// i16_biquad
module i16_biquad(
    input CLK, RST,
    input unsigned [15:0] A,
    output signed [15:0] B,
    input signed [15:0] b_0,
    input signed [15:0] b_1,
    input signed [15:0] b_2,
    input signed [15:0] a_1,
    input signed [15:0] a_2
);
wire signed [17:0] feedback;
wire signed [31:0] P_b0;
wire signed [31:0] P_b1;
wire signed [31:0] P_b2;
wire signed [33:0] P_a1;
wire signed [33:0] P_a2;
wire signed [35:0] S_0;
wire signed [35:0] S_1;
wire signed [35:0] S_2;
wire signed [35:0] Z_0;
wire signed [35:0] Z_1;
i16_mul mul_b0(
    .A(A),
    .B(b_0),
    .P(P_b0)
);
i16_mul mul_b1(
    .A(A),
    .B(b_1),
    .P(P_b1)
);
i16_mul mul_b2(
    .A(A),
    .B(b_2),
    .P(P_b2)
);
i18_mul mul_a1(
    .A(feedback),
    .B_coef(a_1),
    .P(P_a1)
);
i18_mul mul_a2(
    .A(feedback),
    .B_coef(a_2),
    .P(P_a2)
);
i36_acc ACC_0(
    .A(P_a2),
    .B(P_b2),
    ._Z(36'sd0),
    .S(S_0)
);
i36_acc ACC_1(
    .A(P_a1),
    .B(P_b1),
    ._Z(Z_0),
    .S(S_1)
);
i36_acc ACC_2(
    .A(34'sd0),
    .B(P_b0),
    ._Z(Z_1),
    .S(S_2)
);
i36_delay DELAY_0(
    .CLK(CLK),
    .RST(RST),
    .STORE(S_0),
    .READ(Z_0)
);
i36_delay DELAY_1(
    .CLK(CLK),
    .RST(RST),
    .STORE(S_1),
    .READ(Z_1)
);
i36_trunc OUT(
    .A(S_2),
    .B(feedback),
    .B_sat(B)
);
endmodule
Size: roughly 6,000 cells after synthesis, roughly 0.057 mm² of cells after synthesis.
make LEC_CHECK=0 ABC_AREA=0 CAP_MARGIN=20 CELL_PAD_IN_SITES_DETAIL_PLACEMENT=2 CELL_PAD_IN_SITES_GLOBAL_PLACEMENT=0 CORE_ASPECT_RATIO=0.94 CORE_MARGIN=7 CORE_UTILIZATION=68 CTS_CLUSTER_DIAMETER=150 GPL_ROUTABILITY_DRIVEN=1 GPL_TIMING_DRIVEN=0 MIN_ROUTING_LAYER=met2 PLACE_DENSITY_LB_ADDON=0.06 SETUP_SLACK_MARGIN=0.36 SLEW_MARGIN=20 TNS_END_PERCENT=100 finish   # period 23.7 ns
run.sh (not shown) runs the stock make flow with config.mk's settings and CLKGATE_MAP_FILE=.
The baseline failed in 3_5_place_dp.
Rerun with:
- ABC_AREA: 0 -> not set
- CELL_PAD_IN_SITES_DETAIL_PLACEMENT: 2 -> not set
- CELL_PAD_IN_SITES_GLOBAL_PLACEMENT: 0 -> not set
- CORE_ASPECT_RATIO: 0.94 -> not set
- CORE_MARGIN: 7 -> 2
- CORE_UTILIZATION: 68 -> 40
- CTS_CLUSTER_DIAMETER: 150 -> not set
- GPL_ROUTABILITY_DRIVEN: 1 -> not set
- GPL_TIMING_DRIVEN: 0 -> not set
- MIN_ROUTING_LAYER: met2 -> not set
- PLACE_DENSITY_LB_ADDON: 0.06 -> not set
- SETUP_SLACK_MARGIN: 0.36 -> not set
- TNS_END_PERCENT: 100 -> not set
- clock period: 23.7 -> 15.8 ns (I/O delays scaled with it)
Effect:
- Now the flow produced a clean layout
- synthesized cell count is unchanged
- die size grows by 58%
- synthesized area stays the same

willow:
The RTL this note starts from:
==> flow/design.v <==
module i16_mul(
    input signed [15:0] A,
    input signed [15:0] B,
    output signed [31:0] P
);
assign P = A * B;
endmodule
module i18_mul(
    input signed [17:0] A,
    input signed [15:0] B_coef,
    output signed [33:0] P
);
assign P = A * B_coef;
endmodule
module i36_acc(
    input signed [33:0] A,
    input signed [31:0] B,
    input signed [35:0] _Z,
    output signed [35:0] S
);
wire signed [35:0] A_ext = {{2{A[33]}}, A};
wire signed [35:0] B_ext = {{4{B[31]}}, B};
assign S = A_ext + B_ext + _Z;
endmodule
module i36_delay(
    input CLK,
    input RST,
    input signed [35:0] STORE,
    output reg signed [35:0] READ
);
always @ (posedge CLK, negedge RST) begin
    if (!RST) begin
        READ <= 0;
    end else begin
        READ <= STORE;
    end
end
endmodule
module i36_trunc(
    input signed [35:0] A,
    output reg signed [15:0] B_sat,
    output reg signed [17:0] B
);
wire signed [35:0] shifted_inter = (A >>> 14);
wire signed [21:0] shifted = shifted_inter[21:0];
always @(*) begin
    B = $signed(shifted[17:0]);
    if (shifted > 22'sd32767) B_sat = 16'sd32767;
    else if (shifted < -22'sd32768) B_sat = -16'sd32768;
    else B_sat = $signed(shifted[15:0]);
end
endmodule
module i16_biquad(
    input CLK, RST,
    input unsigned [15:0] A,
    output signed [15:0] B,
    input signed [15:0] b_0,
    input signed [15:0] b_1,
    input signed [15:0] b_2,
    input signed [15:0] a_1,
    input signed [15:0] a_2
);
wire signed [17:0] feedback;
wire signed [31:0] P_b0;
wire signed [31:0] P_b1;
wire signed [31:0] P_b2;
wire signed [33:0] P_a1;
wire signed [33:0] P_a2;
wire signed [35:0] S_0;
wire signed [35:0] S_1;
wire signed [35:0] S_2;
wire signed [35:0] Z_0;
wire signed [35:0] Z_1;
i16_mul mul_b0(
    .A(A),
    .B(b_0),
    .P(P_b0)
);
i16_mul mul_b1(
    .A(A),
    .B(b_1),
    .P(P_b1)
);
i16_mul mul_b2(
    .A(A),
    .B(b_2),
    .P(P_b2)
);
i18_mul mul_a1(
    .A(feedback),
    .B_coef(a_1),
    .P(P_a1)
);
i18_mul mul_a2(
    .A(feedback),
    .B_coef(a_2),
    .P(P_a2)
);
i36_acc ACC_0(
    .A(P_a2),
    .B(P_b2),
    ._Z(36'sd0),
    .S(S_0)
);
i36_acc ACC_1(
    .A(P_a1),
    .B(P_b1),
    ._Z(Z_0),
    .S(S_1)
);
i36_acc ACC_2(
    .A(34'sd0),
    .B(P_b0),
    ._Z(Z_1),
    .S(S_2)
);
i36_delay DELAY_0(
    .CLK(CLK),
    .RST(RST),
    .STORE(S_0),
    .READ(Z_0)
);
i36_delay DELAY_1(
    .CLK(CLK),
    .RST(RST),
    .STORE(S_1),
    .READ(Z_1)
);
i36_trunc OUT(
    .A(S_2),
    .B(feedback),
    .B_sat(B)
);
endmodule
export LEC_CHECK = 0
export ABC_AREA = 1
export CAP_MARGIN = 20
export CORE_ASPECT_RATIO = 0.5
export CORE_MARGIN = 2
export CORE_UTILIZATION = 72
export CTS_CLUSTER_DIAMETER = 242
export CTS_CLUSTER_SIZE = 99
export HOLD_SLACK_MARGIN = 0.3
export PLACE_DENSITY = 0.41
export SLEW_MARGIN = 20
export TNS_END_PERCENT = 10
create_clock -name core_clock -period 9.14 [get_ports {CLK}]
[flow] willow | stages: complete | final checks: fail | reason: negative setup slack
Relative to willow, the following input files were edited for maple:
- removing ABC_AREA (formerly 1)
- removing TNS_END_PERCENT (formerly 10)
- removing CTS_CLUSTER_DIAMETER (formerly 242)
- changing CORE_UTILIZATION from 72 to 28
- removing CTS_CLUSTER_SIZE (formerly 99)
- removing HOLD_SLACK_MARGIN (formerly 0.3)
- removing CORE_ASPECT_RATIO (formerly 0.5)
- removing PLACE_DENSITY (formerly 0.41)
- changing the clock period (ns, I/O delays scaled along) from 9.14 to 17.1
Findings:
maple completed every stage of the flow, and the final layout passed the timing, design-rule and antenna checks.
Clock distribution area overhead in the final layout delta (willow -> maple): insignificant
Taking maple over willow, the summed area of non-filler cells in the final layout ratio works out to 0.892.
Compared with willow, the router placed fewer vias in maple.
Summary of the comparison: synthesized-area fraction occupied by ao, oa, aoi and oai cells is higher in maple, relative to willow.
maple reports its cell with the largest stage delay on the worst path as clkdlybuf4s50_1 while willow reports fa_2.
For cedar, these inputs were changed with respect to maple:
- CTS_CLUSTER_DIAMETER newly set to 27
- CORE_UTILIZATION changed from 28 to 72
- CTS_CLUSTER_SIZE newly set to 25
- PLACE_DENSITY_LB_ADDON newly set to 0.27
- the clock period (ns, I/O delays scaled along) changed from 17.1 to 16.0
[summary]
Area fraction in compound gates after synthesis came out exactly the same in cedar and maple. Taking cedar over maple, the number of vias per cell after detailed routing ratio works out to 1.3. Summary — first-iteration DRC count, cedar relative to maple: higher, by 790. Compared with maple, cedar shows a count of clock-buffer cells in the layout that is 2 higher. cedar vs. maple: total stage count of the critical path increased by 1 relative to the old numbers, slack of the critical path decreased by 0.19 ns relative to the old numbers, end-of-flow core utilization increased by 48 points relative to the old numbers, met3 wire length increased by about 35% relative to the old numbers.
[inputs] lagoon vs cedar
- CORE_UTILIZATION changed from 72 to 66
- CTS_CLUSTER_DIAMETER removed (was 27)
- PLACE_DENSITY_LB_ADDON removed (was 0.27)
- CTS_CLUSTER_SIZE removed (was 25)
- the clock period (ns, I/O delays scaled along) changed from 16.0 to 13.6
## What came out
- lagoon finished all stages; however, its layout fails the closing checks, the failures being negative setup slack.
- Comparing cedar and lagoon, the higher number of placed instances with taps included is on lagoon.
- Relative to cedar, lagoon degrades wire length of the first global-routing pass.
- [lagoon] utilization of the core after routing fell 1.1 points relative to cedar
- On mean area per synthesized cell, cedar and lagoon are basically level.
> inputs changed (lagoon -> garnet)
- swapping 66 for 72 in CORE_UTILIZATION
- putting SETUP_SLACK_MARGIN at 3.38 where nothing was set
- putting PLACE_DENSITY_LB_ADDON at 0.2 where nothing was set
- putting CORE_ASPECT_RATIO at 0.5 where nothing was set
- putting CTS_CLUSTER_SIZE at 43 where nothing was set
No crash in garnet: every stage finished, but the layout fails its final checks due to negative setup slack.
Relative to lagoon, the core occupancy in the finished layout of garnet is higher by 7.4 points.
Re critical path data arrival time: garnet is 0.11 ns up on lagoon.
garnet: count of non-CTS buffers in the layout is 10 higher than what lagoon reported.
Cmp garnet and lagoon / final weighted congestion of routability-driven global placement / higher: garnet
Cell area after placement: lagoon vs garnet — no meaningful difference
Higher count of clock-buffer cells in the layout was reported by lagoon, not garnet.
As of garnet, routed wire length had risen by more than 10% compared to lagoon.
Insertion delay to the later sink of the worst-skew pair: lagoon vs garnet, no meaningful difference
Summary of garnet over lagoon: first-pass iteration count of the detailed router increased 1; flop count essentially unchanged.
